// cnm_top
module cnm_top (
    input  logic               clk,
    input  logic               rst,
    input  logic               in_valid,
    input  logic signed [7:0]  rea,
    input  logic signed [7:0]  ima,
    input  logic signed [7:0]  req,
    input  logic signed [7:0]  imq,
    output logic               out_valid,
    output logic signed [15:0] rep,
    output logic signed [15:0] imp
);
Size in the first run: about 68 I/O pins.
make LEC_CHECK=0 ABC_AREA=1 CAP_MARGIN=20 CORE_MARGIN=2 CORE_UTILIZATION=72 CTS_CLUSTER_DIAMETER=228 CTS_CLUSTER_SIZE=22 PLACE_DENSITY_LB_ADDON=0.26 SETUP_SLACK_MARGIN=1.04 SLEW_MARGIN=20 finish   # period 7.24 ns
run.sh (not shown) runs the stock make flow with config.mk's settings and CLKGATE_MAP_FILE=.
The baseline died in 5_1_grt with GRT-0232.
Change:
Settings changed: CORE_UTILIZATION 72 to 66, CTS_CLUSTER_DIAMETER 228 to 41, CTS_CLUSTER_SIZE 22 to 71, PLACE_DENSITY_LB_ADDON 0.26 to not set, SETUP_SLACK_MARGIN 1.04 to not set.
Clock period 7.24 ns to 6.54 ns, I/O delays scaled along.
=>
- The new run passed the timing, design-rule and antenna checks
- area after synthesis does not change
- die size increases by about 9%
- synthesized cell count stays the same
Change:
Settings changed: CORE_UTILIZATION 66 to 62, CTS_CLUSTER_DIAMETER 41 to 373, CTS_CLUSTER_SIZE 71 to 99.
Clock period 6.54 ns to 6.23 ns, I/O delays scaled along.
Outcome: The changed run completed and failed the layout checks on negative setup slack. Die area came out higher by 6.3%. First-iteration DRC count came out lower by 21%. Fmax came out higher by 1.0%. Worst setup slack loses 250 ps. Sequential share of layout area came out lower by 0.49 points. Routed wire length came out higher by 3.3%. Clock skew came out higher by 5.3 ps.

========
cnm_top again, from the RTL that the note above started with.
export LEC_CHECK = 0
export ABC_AREA = 1
export CAP_MARGIN = 0
export CORE_ASPECT_RATIO = 0.5
export CORE_MARGIN = 2
export CORE_UTILIZATION = 72
export CTS_CLUSTER_DIAMETER = 373
export CTS_CLUSTER_SIZE = 99
export PLACE_DENSITY = 0.42
export SETUP_SLACK_MARGIN = 1.78
export SLEW_MARGIN = 20
export TNS_END_PERCENT = 5
create_clock -name core_clock -period 6.23 [get_ports {clk}]
The starting point finished but fails on setup timing.
Rerun with:
==> flow/config.mk (replaced) <==
export PLATFORM = sky130hd
export DESIGN_NAME = cnm_top
export DESIGN_NICKNAME = cnm_top
export VERILOG_FILES = /design/flow/design.v
export SDC_FILE = /design/flow/constraint.sdc
export NUM_CORES = 4
export LEC_CHECK = 0
export ABC_AREA = 1
export CAP_MARGIN = 20
export CORE_ASPECT_RATIO = 0.5
export CORE_MARGIN = 2
export CORE_UTILIZATION = 66
export CTS_CLUSTER_DIAMETER = 203
export CTS_CLUSTER_SIZE = 100
export PLACE_DENSITY = 0.42
export SLEW_MARGIN = 20
==> flow/constraint.sdc (replaced) <==
create_clock -name core_clock -period 7.0 [get_ports {clk}]
set_input_delay 1.4000 -clock core_clock [delete_from_list [all_inputs] [get_ports {clk}]]
set_output_delay 1.4000 -clock core_clock [all_outputs]
set_load 0.01 [all_outputs]
Effect:
- Now the flow completed without violations
- die size increases by 8.8%
- synthesized cell count is unchanged
- count of clock-buffer cells in the layout goes down by 1
- via count drops by 15%
- sequential share of layout area rises by 0.66 points
Rerun with:
--- a/flow/config.mk
+++ b/flow/config.mk
@@ -9,8 +9,8 @@
 export CAP_MARGIN = 20
 export CORE_ASPECT_RATIO = 0.5
-export CORE_MARGIN = 2
+export CORE_MARGIN = 8
 export CORE_UTILIZATION = 66
 export CTS_CLUSTER_DIAMETER = 203
 export CTS_CLUSTER_SIZE = 100
-export PLACE_DENSITY = 0.42
 export SLEW_MARGIN = 20
+export TNS_END_PERCENT = 20
Effect: Core utilization goes down by 0.22 points; global-route usage goes down by 5.8 points; routed wire length goes up by about 3%; area after synthesis is unchanged.
Rerun with:
==> flow/config.mk (replaced) <==
export PLATFORM = sky130hd
export DESIGN_NAME = cnm_top
export DESIGN_NICKNAME = cnm_top
export VERILOG_FILES = /design/flow/design.v
export SDC_FILE = /design/flow/constraint.sdc
export NUM_CORES = 4
export LEC_CHECK = 0
export ABC_AREA = 0
export CAP_MARGIN = 20
export CORE_ASPECT_RATIO = 1.84
export CORE_MARGIN = 2
export CORE_UTILIZATION = 35
export CTS_CLUSTER_DIAMETER = 378
export CTS_CLUSTER_SIZE = 100
export SLEW_MARGIN = 20
After rerunning: The changed run finished with timing, DRC and antenna clean; utilization goes down by 29 points; global-route usage is lower by 7.4 points; die size came out higher by about 45%; register-to-register slack degrades by 0.21 ns.
Rerun with:
--- a/flow/config.mk
+++ b/flow/config.mk
@@ -6,10 +6,12 @@
 export NUM_CORES = 4
 export LEC_CHECK = 0
-export ABC_AREA = 0
+export ABC_AREA = 1
 export CAP_MARGIN = 20
 export CORE_ASPECT_RATIO = 1.84
 export CORE_MARGIN = 2
-export CORE_UTILIZATION = 35
-export CTS_CLUSTER_DIAMETER = 378
+export CORE_UTILIZATION = 64
+export CTS_CLUSTER_DIAMETER = 203
 export CTS_CLUSTER_SIZE = 100
+export PLACE_DENSITY = 0.42
 export SLEW_MARGIN = 20
+export TNS_END_PERCENT = 20
Outcome: The changed run finished clean; non-clock buffer count shrinks by 133; hold slack degrades by 0.048 ns; utilization grows by 28 points; wire length shrinks slightly; clock-buffer cell count shrinks by 1; final cell count grows by a few percent; final area shrinks by a few percent; via count grows by about a fifth.
Rerun with:
==> flow/config.mk (replaced) <==
export PLATFORM = sky130hd
export DESIGN_NAME = cnm_top
export DESIGN_NICKNAME = cnm_top
export VERILOG_FILES = /design/flow/design.v
export SDC_FILE = /design/flow/constraint.sdc
export NUM_CORES = 4
export LEC_CHECK = 0
export CAP_MARGIN = 20
export CORE_MARGIN = 2
export CORE_UTILIZATION = 40
export CTS_CLUSTER_SIZE = 20
export SLEW_MARGIN = 35
export TNS_END_PERCENT = 80
Sequential share of layout area hardly moves.
Synthesized area drops by 8.3%.
Clock skew barely changes.
Die area climbs by 45%.
Sequential cell count is unchanged.
Via count drops by 17%.
First-iteration DRC count drops by 8.9%.
Worst hold slack improved by 0.045 ns.
Routed wire length drops by 8.1%.

========
willow:
Starting RTL as in the previous note.
Settings: LEC_CHECK=0, ABC_AREA=0, CAP_MARGIN=40, CORE_MARGIN=2, CORE_UTILIZATION=72, CTS_CLUSTER_DIAMETER=394, CTS_CLUSTER_SIZE=10, PLACE_DENSITY=0.77, SETUP_SLACK_MARGIN=0.89, SLEW_MARGIN=20, TNS_END_PERCENT=5; clock period 2.97 ns.
willow: aborted in detailed placement (tool error)
Edits applied to the flow inputs when going from willow to xenon:
Settings: changing CTS_CLUSTER_SIZE from 10 to 98; removing PLACE_DENSITY (formerly 0.77); changing the clock period (ns, I/O delays scaled along) from 2.97 to 3.06.
Notes after the runs:
- xenon did not finish: a tool error stopped it during clock tree synthesis.
- Per the comparison of xenon with willow, placer congestion estimate shrank by 3.3%, post-synthesis sequential area ratio comparable, number of enable-type register cells in the synthesized netlist has remained practically unchanged, share of flip-flops with an asynchronous set or reset flat.
Relative to xenon, the following input files were edited for indigo:
Settings: swapping 72 for 40 in CORE_UTILIZATION; clearing TNS_END_PERCENT, which used to be 5; clearing CTS_CLUSTER_DIAMETER, which used to be 394; clearing ABC_AREA, which used to be 0; clearing SETUP_SLACK_MARGIN, which used to be 0.89; clearing CTS_CLUSTER_SIZE, which used to be 98; swapping 40 for 20 in CAP_MARGIN; swapping 3.06 for 7.0 in the clock period (ns, I/O delays scaled along).
### Flow results
- indigo ended with every stage complete and zero timing, DRC or antenna violations.
- For number of enable flip-flop cells, indigo and xenon come out practically identical.
- Number of core rows: indigo vs xenon up about 33%
- Taking xenon as the reference, in indigo instance area after placement fell about 15%; chip width picked up an extra 33%.
Edits applied to the flow inputs when going from indigo to nickel:
Settings: swapping 40 for 68 in CORE_UTILIZATION; putting CTS_CLUSTER_SIZE at 27 where nothing was set; swapping 7.0 for 2.21 in the clock period (ns, I/O delays scaled along).
Notes after the runs:
nickel terminated abnormally: clock tree synthesis reported DPL-0038. Against indigo as the reference, nickel delivers a lower standard-cell row count. Note that the width of the die recorded for indigo amounts to 1.3 times the value seen in nickel. The run showing the smaller standard cell area after detailed placement is indigo.
Changes in onyx relative to nickel:
Settings: CTS_CLUSTER_SIZE: 27 -> unset; CORE_UTILIZATION: 68 -> 40; the clock period (ns, I/O delays scaled along): 2.21 -> 6.85.
Findings:
onyx: flow completed, timing, DRC and antenna clean. Per the comparison of onyx with nickel, site row count has increased, full die area has increased, HPWL after detailed placement has decreased, floorplan core area has increased. Looking at overall die height, onyx sits 41 um higher than nickel does. Of nickel and onyx, the higher worst setup timing slack at the placement stage belongs to onyx. The mean cell area of the mapped netlist on nickel is in line with that on onyx.

========
build 22:
Starting RTL as in the previous note.
make LEC_CHECK=0 ABC_AREA=0 CAP_MARGIN=20 CORE_ASPECT_RATIO=0.69 CORE_MARGIN=2 CORE_UTILIZATION=72 CTS_CLUSTER_DIAMETER=394 CTS_CLUSTER_SIZE=98 SETUP_SLACK_MARGIN=0.89 SLEW_MARGIN=20 TNS_END_PERCENT=5 finish   # period 3.06 ns
Build 22 did not finish; the tool stopped in detailed placement with error DPL-0038.
The inputs of build 91 differ from those of build 22 as listed below.
- CTS_CLUSTER_DIAMETER now 41, was 394
- TNS_END_PERCENT no longer set, was 5
- CTS_CLUSTER_SIZE now 71, was 98
- SETUP_SLACK_MARGIN now 1.89, was 0.89
- PLACE_DENSITY_LB_ADDON now 0.26, previously not set
- CORE_ASPECT_RATIO no longer set, was 0.69
- ABC_AREA now 1, was 0
- the clock period (ns, I/O delays scaled along) now 6.54, was 3.06
[summary]
Against build 22, build 91 comes in 2.6 points lower on adder-cell share of the synthesized area. Against build 22, build 91 comes in 9.1% higher on area after synthesis. Sort build 22 and build 91 by number of distinct library cells after synthesis desc -> top: build 22. Changes observed in build 91 relative to build 22: die width lost 13%; fraction of the mapped netlist area in compound gates lost 6.5 points. Re tally of buffers added on design ports: no difference whatsoever between build 22 and build 91. Between build 91 and build 22, it is build 91 whose post-synthesis xor/xnor area fraction is lower, by 7.5 points. Delta (build 91 minus build 22): average instance area after synthesis saw a decrease; post-synth area from yosys stat saw an increase. Status(build 91) = ERROR, stage = global routing.
Setup changes, build 91 to build 4
- CTS_CLUSTER_SIZE now 98, was 71
- CTS_CLUSTER_DIAMETER now 394, was 41
- SETUP_SLACK_MARGIN no longer set, was 1.89
- PLACE_DENSITY_LB_ADDON no longer set, was 0.26
- the clock period (ns, I/O delays scaled along) now 3.06, was 6.54
### Flow results
Build 4 got as far as detailed placement, where a tool error ended the run.
Build 4 -> build 91: total number of placement rows flat
Number of instances in the synthesized netlist: build 4 vs build 91 identical
Total nets after synthesis: build 91 vs build 4 identical
Input changes introduced in build 49 (baseline for comparison: build 4):
- CTS_CLUSTER_DIAMETER changed from 394 to 41
- CTS_CLUSTER_SIZE removed (was 98)
- CORE_UTILIZATION changed from 72 to 66
- ABC_AREA removed (was 1)
- the clock period (ns, I/O delays scaled along) changed from 3.06 to 6.54
Findings:
- Build 49: flow complete, layout not clean; failing: setup timing
- Summary of build 49 over build 4: count of distinct cell types in the synthesized netlist picked up an extra 15; share of synthesized cell area in and-or and or-and compound cells shows an increase of 6.5 points; synthesized cell count went down by about 24%.
The inputs of build 55 differ from those of build 49 as listed below.
- ABC_AREA newly set to 1
- CTS_CLUSTER_DIAMETER changed from 41 to 228
- CTS_CLUSTER_SIZE newly set to 22
- SETUP_SLACK_MARGIN newly set to 0.05
- the clock period (ns, I/O delays scaled along) changed from 6.54 to 7.24
==> comparison <==
Looking at the reports, build 55 completed the entire flow and the layout it produced met the timing, design-rule and antenna checks.
simple AND/OR/NAND/NOR gates as the dominant non-sequential cell family after synthesis was reported by build 55, and adder cells by build 49.
Comparing the two runs side by side, build 55 comes out ahead of build 49 on setup slack.
The standard cells in build 55 occupy less silicon area than those in build 49 do.

========
== run 1 ==
The RTL this note starts from:
==> flow/design.v <==
module mult(y,a,b);  
	output logic [15:0] y;
	input  logic [7:0] a,b;
	logic [15:0] y_tmp;
	logic [7:0]  a_tmp;
	logic [7:0]  b_tmp;
	logic [14:0] c1;
	logic [10:0] c2;            
	logic [14:0] out1;
	logic [12:0] out2;
	logic [10:0] out3;
	logic [8:0]  out4;
	logic [14:0] m_temp0;
	logic [13:0] m_temp1;
	logic [12:0] m_temp2;
	logic [11:0] m_temp3;
	logic [10:0] m_temp4;
	logic [9:0]  m_temp5;
	logic [8:0]  m_temp6;
	logic [7:0]  m_temp7;
	always_comb
		begin
			if(a[7])
				begin
					a_tmp = ~a+1'b1;
					if(b[7])
						begin
							b_tmp = ~b+1'b1;
							y = y_tmp ;
						end
					else
						begin
							b_tmp = b;
							y = ~y_tmp+1'b1;
						end
				end
			else
				begin
					a_tmp = a;
					if(b[7])
						begin
							b_tmp = ~b+1'b1;
							y = ~y_tmp+1'b1;
						end
					else
						begin
							b_tmp = b;
							y = y_tmp;
						end
				end
		end
	always_comb
		begin
			out1 = m_temp0 + m_temp1;
			out2 = m_temp2 + m_temp3;
			out3 = m_temp4 + m_temp5;
			out4 = m_temp6 + m_temp7;
			c1   = out1    + out2;
			c2   = out3    + out4;
			y_tmp= c1      + c2;
		end
	always_comb
		begin		
			m_temp0[14:7] = b_tmp[7]?a_tmp:8'b00000000;
			m_temp0[6:0]  = 7'b0000000;
			m_temp1[13:6] = b_tmp[6]?a_tmp:8'b00000000;
			m_temp1[5:0]  = 6'b000000;
			m_temp2[12:5] = b_tmp[5]?a_tmp:8'b00000000;
			m_temp2[4:0]  = 5'b00000;
			m_temp3[11:4] = b_tmp[4]?a_tmp:8'b00000000;
			m_temp3[3:0]  = 4'b0000;
			m_temp4[10:3] = b_tmp[3]?a_tmp:8'b00000000;
			m_temp4[2:0]  = 3'b000;
			m_temp5[9:2]  = b_tmp[2]?a_tmp:8'b00000000;
			m_temp5[1:0]  = 2'b00;
			m_temp6[8:1]  = b_tmp[1]?a_tmp:8'b00000000;
			m_temp6[0]    = 1'b0;
			m_temp7       = b_tmp[0]?a_tmp:8'b00000000;
		end
endmodule
	module cnm(rep,imp,rea,ima,req,imq);  
	output logic signed[15:0] rep, imp;
	input  logic signed[7:0] rea, req, ima, imq;
	logic signed[15:0] y0,y1,y2,y3;
	mult reaXreq (.y(y0), .a(rea), .b(req));
	mult imaXimq (.y(y1), .a(ima), .b(imq));
	mult reaXimq (.y(y2), .a(rea), .b(imq));
	mult imaXreq (.y(y3), .a(ima), .b(req));
	always_comb
		begin
			rep = y0-y1;
			imp = y2+y3;
		end
endmodule
module cnm_top (
    input  logic               clk,
    input  logic               rst,
    input  logic               in_valid,
    input  logic signed [7:0]  rea,
    input  logic signed [7:0]  ima,
    input  logic signed [7:0]  req,
    input  logic signed [7:0]  imq,
    output logic               out_valid,
    output logic signed [15:0] rep,
    output logic signed [15:0] imp
);
    logic signed [7:0]  rea_r, ima_r, req_r, imq_r;
    logic               valid_r;
    logic signed [15:0] rep_c, imp_c;
    cnm cnm (.rep(rep_c), .imp(imp_c), .rea(rea_r), .ima(ima_r), .req(req_r), .imq(imq_r));
    always_ff @(posedge clk) begin
        rea_r <= rea;
        ima_r <= ima;
        req_r <= req;
        imq_r <= imq;
        rep   <= rep_c;
        imp   <= imp_c;
        if (rst) begin
            valid_r   <= 1'b0;
            out_valid <= 1'b0;
        end else begin
            valid_r   <= in_valid;
            out_valid <= valid_r;
        end
    end
endmodule
Settings: LEC_CHECK=0, CAP_MARGIN=0, CELL_PAD_IN_SITES_DETAIL_PLACEMENT=0, CORE_ASPECT_RATIO=0.88, CORE_MARGIN=2, CORE_UTILIZATION=72, CTS_CLUSTER_SIZE=36, GPL_TIMING_DRIVEN=1, PLACE_DENSITY_LB_ADDON=0.0, SLEW_MARGIN=40, TNS_END_PERCENT=20; clock period 6.9 ns.
Run 1 completed end to end; final checks failed (setup timing).
Changes in run 2 relative to run 1:
# run 1
export LEC_CHECK = 0
export CAP_MARGIN = 0
export CELL_PAD_IN_SITES_DETAIL_PLACEMENT = 0
export CORE_ASPECT_RATIO = 0.88
export CORE_MARGIN = 2
export CORE_UTILIZATION = 72
export CTS_CLUSTER_SIZE = 36
export GPL_TIMING_DRIVEN = 1
export PLACE_DENSITY_LB_ADDON = 0.0
export SLEW_MARGIN = 40
export TNS_END_PERCENT = 20
create_clock -name core_clock -period 6.9 [get_ports {clk}]
# run 2
export LEC_CHECK = 0
export CAP_MARGIN = 0
export CELL_PAD_IN_SITES_DETAIL_PLACEMENT = 0
export CORE_ASPECT_RATIO = 0.88
export CORE_MARGIN = 2
export CORE_UTILIZATION = 72
export CTS_CLUSTER_SIZE = 36
export GPL_TIMING_DRIVEN = 1
export PLACE_DENSITY_LB_ADDON = 0.0
export SETUP_SLACK_MARGIN = 1.7
export SLEW_MARGIN = 40
export TNS_END_PERCENT = 20
create_clock -name core_clock -period 6.67 [get_ports {clk}]
==> results <==
- Run 2 failed in global routing (5_1_grt) with GRT-0232.
- Run 1 -> run 2: synthesized instance count delta 0, exact match
- Reported for run 2 and run 1, die footprint turned out identical to the last digit.
- Re synthesized-area fraction occupied by ao, oa, aoi and oai cells: no difference whatsoever between run 2 and run 1.
- Delta (run 2 minus run 1): detailed placement HPWL moved up, placeable core region stayed essentially flat.
- [compare] base=run 1 new=run 2: synthesized chip area reported by yosys about even; number of library cell types mapped by synthesis now sits at about the same level; last weighted congestion value of the routability-driven placer now smaller; worst setup slack after placement lower.
- Compared with run 1, run 2 shows instance area after placement higher by about 4%.
diff inputs: run 2 => run 3
# run 2
export LEC_CHECK = 0
export CAP_MARGIN = 0
export CELL_PAD_IN_SITES_DETAIL_PLACEMENT = 0
export CORE_ASPECT_RATIO = 0.88
export CORE_MARGIN = 2
export CORE_UTILIZATION = 72
export CTS_CLUSTER_SIZE = 36
export GPL_TIMING_DRIVEN = 1
export PLACE_DENSITY_LB_ADDON = 0.0
export SETUP_SLACK_MARGIN = 1.7
export SLEW_MARGIN = 40
export TNS_END_PERCENT = 20
create_clock -name core_clock -period 6.67 [get_ports {clk}]
# run 3
export LEC_CHECK = 0
export ABC_AREA = 1
export CAP_MARGIN = 0
export CELL_PAD_IN_SITES_DETAIL_PLACEMENT = 0
export CORE_ASPECT_RATIO = 0.5
export CORE_MARGIN = 5
export CORE_UTILIZATION = 41
export CTS_CLUSTER_DIAMETER = 170
export CTS_CLUSTER_SIZE = 99
export GPL_TIMING_DRIVEN = 1
export PLACE_DENSITY_LB_ADDON = 0.01
export SLEW_MARGIN = 40
export TNS_END_PERCENT = 20
create_clock -name core_clock -period 4.54 [get_ports {clk}]
[summary]
- Run 3 completed end to end; final checks failed (setup timing).
- When the final numbers for run 2 and run 3 were put side by side, the area reported by Yosys stat turned out to be smaller in run 2.
- Run 3 against run 2; tally of unique sky130hd cells used after synthesis is down by more than a quarter.
- Run 2 -> run 3: count of standard-cell rows increased by a few percent
- In the metrics for run 2 and run 3, the one carrying the lower share of the core filled by cells before placement is run 3.
Setup changes, run 3 to run 4
# run 3
export LEC_CHECK = 0
export ABC_AREA = 1
export CAP_MARGIN = 0
export CELL_PAD_IN_SITES_DETAIL_PLACEMENT = 0
export CORE_ASPECT_RATIO = 0.5
export CORE_MARGIN = 5
export CORE_UTILIZATION = 41
export CTS_CLUSTER_DIAMETER = 170
export CTS_CLUSTER_SIZE = 99
export GPL_TIMING_DRIVEN = 1
export PLACE_DENSITY_LB_ADDON = 0.01
export SLEW_MARGIN = 40
export TNS_END_PERCENT = 20
create_clock -name core_clock -period 4.54 [get_ports {clk}]
# run 4
export LEC_CHECK = 0
export CAP_MARGIN = 5
export CELL_PAD_IN_SITES_DETAIL_PLACEMENT = 1
export CORE_MARGIN = 7
export CORE_UTILIZATION = 68
export CTS_CLUSTER_SIZE = 17
export GPL_ROUTABILITY_DRIVEN = 0
export GPL_TIMING_DRIVEN = 1
export MAX_ROUTING_LAYER = met4
export PLACE_DENSITY_LB_ADDON = 0.01
export SLEW_MARGIN = 40
export TNS_END_PERCENT = 5
create_clock -name core_clock -period 4.54 [get_ports {clk}]
## What came out
Run 4 never completed, since it errored out during detailed placement (3_5_place_dp).
Of the two values seen for top logic cell family in the synthesized netlist, simple AND/OR/NAND/NOR gates was produced by run 3 and adder cells by run 4.
Compared run 4 vs run 3, and post-synthesis share of cell area spent on xor and xnor gates is up in run 4.
Summary: with run 3 as the reference, synthesized cell count in run 4 moved down by more than 10%.
What run 4 reported for vertical die dimension has to be multiplied by 0.929 to get the figure for run 3.
